Design axi_to_apb_bridge, start of the top module:
module axi_to_apb_bridge (
    input  logic        clk,
    input  logic        rst_n,
    input  logic [31:0] awaddr,
    input  logic        awvalid,
    output logic        awready,
    input  logic [31:0] wdata,
    input  logic        wvalid,
    output logic        wready,
    output logic        bvalid,
    input  logic        bready,
    output logic        PSEL,
    output logic        PENABLE,
    output logic        PWRITE,
    output logic [31:0] PADDR,
    output logic [31:0] PWDATA
);
    typedef enum logic [2:0] {IDLE, SETUP, ACCESS, WAIT_DONE} state_t;
    state_t state;
    logic [31:0] addr_reg;
    int burst_cnt;
    localparam int burst_len = 4;
    always_ff @(posedge clk or negedge rst_n) begin
        if (!rst_n) begin
            state     <= IDLE;
            awready   <= 0;
            wready    <= 0;
            bvalid    <= 0;
            PSEL      <= 0;
            PENABLE   <= 0;
            PWRITE    <= 0;
            PADDR     <= 0;
            PWDATA    <= 0;
            addr_reg  <= 0;
            burst_cnt <= 0;
        end else begin
            case (state)
                IDLE: begin
                    if (awvalid) begin
                        awready <= 1;
                    end
                    if (awvalid && awready) begin
                        addr_reg  <= awaddr;
                        burst_cnt <= 0;
  ...
Size in the first run: ~640 cells after synthesis, about 140 I/O pins, ~6800 µm² of cells after synthesis.
Settings: LEC_CHECK=0, CAP_MARGIN=20, CORE_MARGIN=2, CORE_UTILIZATION=40, HOLD_SLACK_MARGIN=-0.04, SETUP_SLACK_MARGIN=1.08, SLEW_MARGIN=20; clock period 5.0 ns.
run.sh (not shown) runs the stock make flow with config.mk's settings and CLKGATE_MAP_FILE=.
==> next run, changes <==
CORE_UTILIZATION = 32   (was 40)
HOLD_SLACK_MARGIN = unset   (was -0.04)
SETUP_SLACK_MARGIN = unset   (was 1.08)
clock period = 7.07 ns   (was 5.0 ns; I/O delays follow)
Result: The new run finished with timing, DRC and antenna clean. Setup slack improved by 1.5 ns. Area after synthesis is unchanged. Final area goes up by 0.42%. Via count goes up by about 0.6%. Routed wire length goes up by about 3.3%. Hold slack improved by 0.015 ns. Clock skew hardly moves. Critical path depth goes down by 1. Non-clock buffer count goes down by 1. Die size goes up by 24%. Final cell count goes up by 5.4%.
==> next run, changes <==
CORE_UTILIZATION = 40   (was 32)
clock period = 3.26 ns   (was 7.07 ns; I/O delays follow)
=> The new run finished clean; routed wire length came out lower by 3.5%; power came out higher by 120%; hold slack loses 0.22 ns; global-route usage came out higher by 3.4 points; critical path depth came out higher by 1; design area barely changes; clock skew is about the same; sequential power came out higher by 120%; synthesized area does not change; cell count came out lower by 4.9%; setup slack loses 2.5 ns.
==> next run, changes <==
CORE_UTILIZATION = 72   (was 40)
PLACE_DENSITY_LB_ADDON = 0.01   (was unset)
clock period = 0.917 ns   (was 3.26 ns; I/O delays follow)
With this change the flow died in 3_5_place_dp; die size is lower by 43%; synthesized cell count is unchanged; synthesized area is unchanged.
==> next run, changes <==
CORE_UTILIZATION = 65   (was 72)
CTS_CLUSTER_SIZE = 37   (was unset)
PLACE_DENSITY_LB_ADDON = unset   (was 0.01)
clock period = 1.98 ns   (was 0.917 ns; I/O delays follow)
What happened: The changed run finished with setup timing left; synthesized area is unchanged; die area rose by 10%; synthesized cell count does not change.
==> next run, changes <==
CORE_UTILIZATION = 58   (was 65)
CTS_CLUSTER_SIZE = unset   (was 37)
clock period = 2.18 ns   (was 1.98 ns; I/O delays follow)
After rerunning: With this change the flow produced a clean layout. Die size goes up by 12%. Hold slack improved by 0.076 ns. Via count went down by about 20%. Utilization came out lower by 12 points. Sequential share of layout area went up by 1.1 points.

The RTL this note starts from:
==> flow/design.v <==
`timescale 1ns / 1ps
module axi_to_apb_bridge (
    input  logic        clk,
    input  logic        rst_n,
    input  logic [31:0] awaddr,
    input  logic        awvalid,
    output logic        awready,
    input  logic [31:0] wdata,
    input  logic        wvalid,
    output logic        wready,
    output logic        bvalid,
    input  logic        bready,
    output logic        PSEL,
    output logic        PENABLE,
    output logic        PWRITE,
    output logic [31:0] PADDR,
    output logic [31:0] PWDATA
);
    typedef enum logic [2:0] {IDLE, SETUP, ACCESS, WAIT_DONE} state_t;
    state_t state;
    logic [31:0] addr_reg;
    int burst_cnt;
    localparam int burst_len = 4;
    always_ff @(posedge clk or negedge rst_n) begin
        if (!rst_n) begin
            state     <= IDLE;
            awready   <= 0;
            wready    <= 0;
            bvalid    <= 0;
            PSEL      <= 0;
            PENABLE   <= 0;
            PWRITE    <= 0;
            PADDR     <= 0;
            PWDATA    <= 0;
            addr_reg  <= 0;
            burst_cnt <= 0;
        end else begin
            case (state)
                IDLE: begin
                    if (awvalid) begin
                        awready <= 1;
                    end
                    if (awvalid && awready) begin
                        addr_reg  <= awaddr;
                        burst_cnt <= 0;
                        awready   <= 0;
                        state     <= SETUP;
                    end
                end
                SETUP: begin
                    if (wvalid) begin
                        wready  <= 1;
                        PADDR   <= addr_reg;
                        PWDATA  <= wdata;
                        PWRITE  <= 1;
                        PSEL    <= 1;
                        state   <= ACCESS;
                    end
                end
                ACCESS: begin
                    wready  <= 0;
                    PENABLE <= 1;
                    state   <= WAIT_DONE;
                end
                WAIT_DONE: begin
                    PENABLE <= 0;
                    PSEL    <= 0;
                    PWRITE  <= 0;
                    burst_cnt <= burst_cnt + 1;
                    addr_reg  <= addr_reg + 4;
                    if (burst_cnt == burst_len - 1) begin
                        bvalid <= 1;
                        state  <= IDLE;
                    end else begin
                        state <= SETUP;
                    end
                end
            endcase
            if (bvalid && bready) begin
                bvalid <= 0;
                awready <= 1;
                burst_cnt  <= 0;
            end
        end
    end
endmodule
clock: 2.03 ns
lec_check: 0
cap_margin: 20
core_margin: 2
core_utilization: 66
cts_cluster_size: 68
slew_margin: 20
The baseline finished but failed the layout checks on negative setup slack.
Next try:
CTS_CLUSTER_SIZE = 42   (was 68)
clock period = 1.88 ns   (was 2.03 ns; I/O delays follow)
After rerunning: Now the flow failed in global routing (5_1_grt), error DPL-0038; die size stays the same; area after synthesis does not change; synthesized cell count does not change.
Next try:
CORE_UTILIZATION = 68   (was 66)
CTS_CLUSTER_SIZE = unset   (was 42)
clock period = 3.26 ns   (was 1.88 ns; I/O delays follow)
The new run produced a clean layout. Synthesized cell count is unchanged. Area after synthesis is unchanged. Die size went down by a few percent.
Next try:
CORE_UTILIZATION = 66   (was 68)
CTS_CLUSTER_SIZE = 37   (was unset)
SETUP_SLACK_MARGIN = -0.16   (was unset)
clock period = 1.81 ns   (was 3.26 ns; I/O delays follow)
The changed run ended with an error in global routing (5_1_grt) (DPL-0038).
Synthesized cell count stays the same.
Synthesized area stays the same.
Die area grows by 2.9%.

// axi_to_apb_bridge: RTL as listed in full above, without the edits since
clock: 1.84 ns
lec_check: 0
abc_area: 1
cap_margin: 20
core_margin: 2
core_utilization: 71
cts_cluster_diameter: 200
cts_cluster_size: 68
hold_slack_margin: -0.05
place_density_lb_addon: 0.28
slew_margin: 0
The baseline died in 5_1_grt with GRT-0116.
==> next run, changes <==
ABC_AREA = unset   (was 1)
CORE_UTILIZATION = 40   (was 71)
CTS_CLUSTER_DIAMETER = unset   (was 200)
CTS_CLUSTER_SIZE = unset   (was 68)
HOLD_SLACK_MARGIN = unset   (was -0.05)
PLACE_DENSITY_LB_ADDON = unset   (was 0.28)
SLEW_MARGIN = 20   (was 0)
clock period = 5.0 ns   (was 1.84 ns; I/O delays follow)
What happened: With this change the flow finished clean. Synthesized area falls by 5.7%. Die area rises by about 64%. Synthesized cell count falls by about 37%.

RTL: the design.v shown in full above, as it stands there.
make LEC_CHECK=0 CAP_MARGIN=20 CORE_MARGIN=2 CORE_UTILIZATION=60 SLEW_MARGIN=20 finish   # period 2.18 ns
The starting point ran to the end with no violations.
==> next run, changes <==
- CORE_UTILIZATION: 60 -> 56
- SETUP_SLACK_MARGIN: not set -> 1.9
- TNS_END_PERCENT: not set -> 15
- clock period: 2.18 -> 7.07 ns (I/O delays scaled with it)
Core utilization came out lower by 9.7 points. Sequential power came out lower by about 70%. First-iteration DRC count came out lower by about 40%. Worst setup slack gets better by 3.2 ns.
==> next run, changes <==
- CORE_UTILIZATION: 56 -> 68
- CTS_CLUSTER_SIZE: not set -> 37
- SETUP_SLACK_MARGIN: 1.9 -> not set
- TNS_END_PERCENT: 15 -> not set
- clock period: 7.07 -> 1.81 ns (I/O delays scaled with it)
Outcome: The changed run aborted during clock tree synthesis (DPL-0038). Die size shrinks by 17%. Area after synthesis is unchanged. Synthesized cell count stays the same.
==> next run, changes <==
- ABC_AREA: not set -> 1
- CTS_CLUSTER_DIAMETER: not set -> 197
- clock period: 1.81 -> 1.98 ns (I/O delays scaled with it)
Effect:
- With this change the flow finished with timing, DRC and antenna clean
- area after synthesis grows by about 6%
- synthesized cell count grows by about 60%
- die size grows by 5.8%

Starts from the design.v that is shown in full above.
clock: 1.94 ns
lec_check: 0
abc_area: 1
cap_margin: 30
core_margin: 2
core_utilization: 69
cts_cluster_diameter: 46
cts_cluster_size: 49
gpl_routability_driven: 1
hold_slack_margin: 0.05
max_routing_layer: met4
min_routing_layer: met1
place_density_lb_addon: 0.3
slew_margin: 10
The first run finished with negative setup slack left.
Rerun with:
ABC_AREA = not set   (was 1)
CORE_UTILIZATION = 61   (was 69)
CTS_CLUSTER_DIAMETER = not set   (was 46)
CTS_CLUSTER_SIZE = not set   (was 49)
GPL_ROUTABILITY_DRIVEN = 0   (was 1)
HOLD_SLACK_MARGIN = not set   (was 0.05)
MAX_ROUTING_LAYER = met5   (was met4)
PLACE_DENSITY_LB_ADDON = not set   (was 0.3)
clock period = 4.02 ns   (was 1.94 ns; I/O delays follow)
Outcome:
- With this change the flow completed without violations
- power shrinks by well over a third
- area after synthesis falls by a few percent
- final area fell by a few percent
- final cell count went down by a quarter to a third
- clock-buffer cell count decreases by 2
Rerun with:
ABC_AREA = 1   (was not set)
CORE_UTILIZATION = 69   (was 61)
CTS_CLUSTER_SIZE = 49   (was not set)
GPL_ROUTABILITY_DRIVEN = 1   (was 0)
PLACE_DENSITY_LB_ADDON = 0.3   (was not set)
clock period = 2.34 ns   (was 4.02 ns; I/O delays follow)
=> Routed wire length grows by 39%. Utilization went up by 9.1 points. Hold slack gains 0.12 ns. Total power climbs by 64%. Global-route usage climbs by 15 points. Die area shrinks by 6.0%. Cell area rose by 4.9%. Combinational power rises by 68%. Clock power grows by 56%. Count of clock-buffer cells in the layout goes up by 5.
Rerun with:
CAP_MARGIN = 5   (was 30)
GPL_ROUTABILITY_DRIVEN = 0   (was 1)
PLACE_DENSITY_LB_ADDON = 0.28   (was 0.3)
clock period = 2.4 ns   (was 2.34 ns; I/O delays follow)
=> The new run completed without violations; setup slack is better by 0.0060 ns; die size is unchanged; register-to-register slack hardly moves; critical path depth stays the same.
Rerun with:
CORE_UTILIZATION = 71   (was 69)
CTS_CLUSTER_DIAMETER = 195   (was not set)
PLACE_DENSITY = 0.35   (was not set)
PLACE_DENSITY_LB_ADDON = not set   (was 0.28)
SLEW_MARGIN = 0   (was 10)
clock period = 1.86 ns   (was 2.4 ns; I/O delays follow)
The changed run ended with an error in 5_1_grt.
Die size decreases by 2.7%.
Area after synthesis does not change.
Synthesized cell count does not change.
Rerun with:
ABC_AREA = not set   (was 1)
CAP_MARGIN = 0   (was 5)
CORE_ASPECT_RATIO = 0.5   (was not set)
CORE_UTILIZATION = 61   (was 71)
CTS_CLUSTER_DIAMETER = not set   (was 195)
CTS_CLUSTER_SIZE = not set   (was 49)
PLACE_DENSITY = not set   (was 0.35)
SLEW_MARGIN = 40   (was 0)
clock period = 4.02 ns   (was 1.86 ns; I/O delays follow)
The changed run completed with no timing, DRC or antenna violations.
Synthesized cell count went down by 37%.
Die size went up by 9.8%.
Area after synthesis went down by 5.7%.

## try-tundra
Starts from the design.v that is shown in full above.
Settings: LEC_CHECK=0, ABC_AREA=1, CAP_MARGIN=0, CORE_MARGIN=2, CORE_UTILIZATION=72, CTS_CLUSTER_DIAMETER=315, CTS_CLUSTER_SIZE=72, PLACE_DENSITY_LB_ADDON=0.01, SETUP_SLACK_MARGIN=0.27, SLEW_MARGIN=20; clock period 0.917 ns.
For try-tundra, the flow was terminated by a tool error in global placement (3_3_place_gp) and produced no final design.
diff inputs: try-tundra => try-raven
# try-tundra
export LEC_CHECK = 0
export ABC_AREA = 1
export CAP_MARGIN = 0
export CORE_MARGIN = 2
export CORE_UTILIZATION = 72
export CTS_CLUSTER_DIAMETER = 315
export CTS_CLUSTER_SIZE = 72
export PLACE_DENSITY_LB_ADDON = 0.01
export SETUP_SLACK_MARGIN = 0.27
export SLEW_MARGIN = 20
create_clock -name core_clock -period 0.917 [get_ports {clk}]
# try-raven
export LEC_CHECK = 0
export ABC_AREA = 1
export CAP_MARGIN = 20
export CORE_MARGIN = 2
export CORE_UTILIZATION = 72
export CTS_CLUSTER_DIAMETER = 363
export CTS_CLUSTER_SIZE = 95
export SETUP_SLACK_MARGIN = -0.07
export SLEW_MARGIN = 20
create_clock -name core_clock -period 1.82 [get_ports {clk}]
## What came out
- try-raven: DPL-0033 in clock tree synthesis (4_1_cts) -> run aborted
- Changes observed in try-raven relative to try-tundra: top-level I/O count essentially unchanged, mux cell area share after synthesis neither gained nor lost much, synthesis area per yosys now sits at about the same level, simple logic cell fraction of the synthesized area held steady.
Input changes introduced in try-umber (baseline for comparison: try-raven):
# try-raven
export LEC_CHECK = 0
export ABC_AREA = 1
export CAP_MARGIN = 20
export CORE_MARGIN = 2
export CORE_UTILIZATION = 72
export CTS_CLUSTER_DIAMETER = 363
export CTS_CLUSTER_SIZE = 95
export SETUP_SLACK_MARGIN = -0.07
export SLEW_MARGIN = 20
create_clock -name core_clock -period 1.82 [get_ports {clk}]
# try-umber
export LEC_CHECK = 0
export ABC_AREA = 1
export CAP_MARGIN = 20
export CORE_MARGIN = 2
export CORE_UTILIZATION = 72
export CTS_CLUSTER_SIZE = 72
export PLACE_DENSITY_LB_ADDON = 0.01
export SETUP_SLACK_MARGIN = 0.27
export SLEW_MARGIN = 20
create_clock -name core_clock -period 0.917 [get_ports {clk}]
Findings:
Reported for try-raven and try-umber, number of synthesized register bits turned out identical to the last digit. Comparing try-umber with try-raven, the synthesized cell count came out essentially unchanged. try-umber did not make it past global placement (3_3_place_gp), where a tool error ended it. Compared try-umber against try-raven; multiplexer share of the synthesized area within noise.
Relative to try-umber, the following input files were edited for try-quartz:
# try-umber
export LEC_CHECK = 0
export ABC_AREA = 1
export CAP_MARGIN = 20
export CORE_MARGIN = 2
export CORE_UTILIZATION = 72
export CTS_CLUSTER_SIZE = 72
export PLACE_DENSITY_LB_ADDON = 0.01
export SETUP_SLACK_MARGIN = 0.27
export SLEW_MARGIN = 20
create_clock -name core_clock -period 0.917 [get_ports {clk}]
# try-quartz
export LEC_CHECK = 0
export ABC_AREA = 1
export CAP_MARGIN = 20
export CORE_MARGIN = 2
export CORE_UTILIZATION = 72
export CTS_CLUSTER_DIAMETER = 370
export CTS_CLUSTER_SIZE = 95
export PLACE_DENSITY = 0.38
export SLEW_MARGIN = 20
create_clock -name core_clock -period 1.82 [get_ports {clk}]
Findings:
The initial core utilization was comparable across try-quartz and try-umber.
try-quartz: aborted in clock tree synthesis (4_1_cts) (tool error)
try-umber -> try-quartz: die area delta 0, exact match
Re synthesis area per yosys: no difference whatsoever between try-umber and try-quartz.
Diff try-quartz..try-umber | instance tally after logic synthesis | unchanged
### try-quartz -> try-ember
# try-quartz
export LEC_CHECK = 0
export ABC_AREA = 1
export CAP_MARGIN = 20
export CORE_MARGIN = 2
export CORE_UTILIZATION = 72
export CTS_CLUSTER_DIAMETER = 370
export CTS_CLUSTER_SIZE = 95
export PLACE_DENSITY = 0.38
export SLEW_MARGIN = 20
create_clock -name core_clock -period 1.82 [get_ports {clk}]
# try-ember
export LEC_CHECK = 0
export ABC_AREA = 1
export CAP_MARGIN = 20
export CORE_MARGIN = 2
export CORE_UTILIZATION = 65
export CTS_CLUSTER_SIZE = 95
export SETUP_SLACK_MARGIN = 0.54
export SLEW_MARGIN = 20
export TNS_END_PERCENT = 5
create_clock -name core_clock -period 1.82 [get_ports {clk}]
### Flow results
The flow completed for try-ember, but it is not clean: the layout still shows negative setup slack.
Diff try-quartz -> try-ember: row count saw an increase, pre-CTS worst setup slack saw an increase, number of nets at floorplan saw little to no change.
[try-ember vs try-quartz] pre-placement core utilization: lower in try-ember
Compared with try-quartz, in try-ember chip footprint now larger; compound-gate portion of the synthesized area held.
Diff try-ember..try-quartz | number of synthesized flops with an enable pin | unchanged
try-ember ends up with a final weighted congestion in routability-driven placement that is about 2% higher than in try-quartz.
Delta (try-ember minus try-quartz): instance count after placement with tap cells included climbed 8, die extent in x climbed about 5%.
Setup changes, try-ember to try-sierra
# try-ember
export LEC_CHECK = 0
export ABC_AREA = 1
export CAP_MARGIN = 20
export CORE_MARGIN = 2
export CORE_UTILIZATION = 65
export CTS_CLUSTER_SIZE = 95
export SETUP_SLACK_MARGIN = 0.54
export SLEW_MARGIN = 20
export TNS_END_PERCENT = 5
create_clock -name core_clock -period 1.82 [get_ports {clk}]
# try-sierra
export LEC_CHECK = 0
export CAP_MARGIN = 20
export CORE_MARGIN = 2
export CORE_UTILIZATION = 67
export CTS_CLUSTER_SIZE = 37
export SLEW_MARGIN = 20
create_clock -name core_clock -period 1.81 [get_ports {clk}]
[summary]
For try-sierra, the flow was terminated by a tool error in clock tree synthesis (4_1_cts) and produced no final design. Taking try-ember as the reference point, the register share after synthesis of try-sierra rises by 2.9 points. Looking at post-synthesis cell count from yosys, try-sierra sits 37% lower than try-ember does. Between try-sierra and try-ember, the instance area at placement does not differ in any meaningful way. Re number of distinct library cells after synthesis: try-sierra is about 70% up on try-ember. try-ember → try-sierra: mean instance size in the synthesized netlist went up 3.5 um^2, routability-driven placement congestion ratio now sits lower, synthesized area shows a reduction of 5.7%. On height of the die: between try-sierra and try-ember, it ends up lower for try-sierra. Comparing try-sierra and try-ember, the lower share of the synthesized netlist area taken by xor and xnor gates is on try-ember. Compared with try-ember, try-sierra shows half-perimeter wire length of the detailed placement result that has gone up by a little under 10%. In the flow results for try-sierra and try-ember, the gate count after technology mapping is smaller on try-sierra.
Power is estimated from default activity; no workload was simulated.
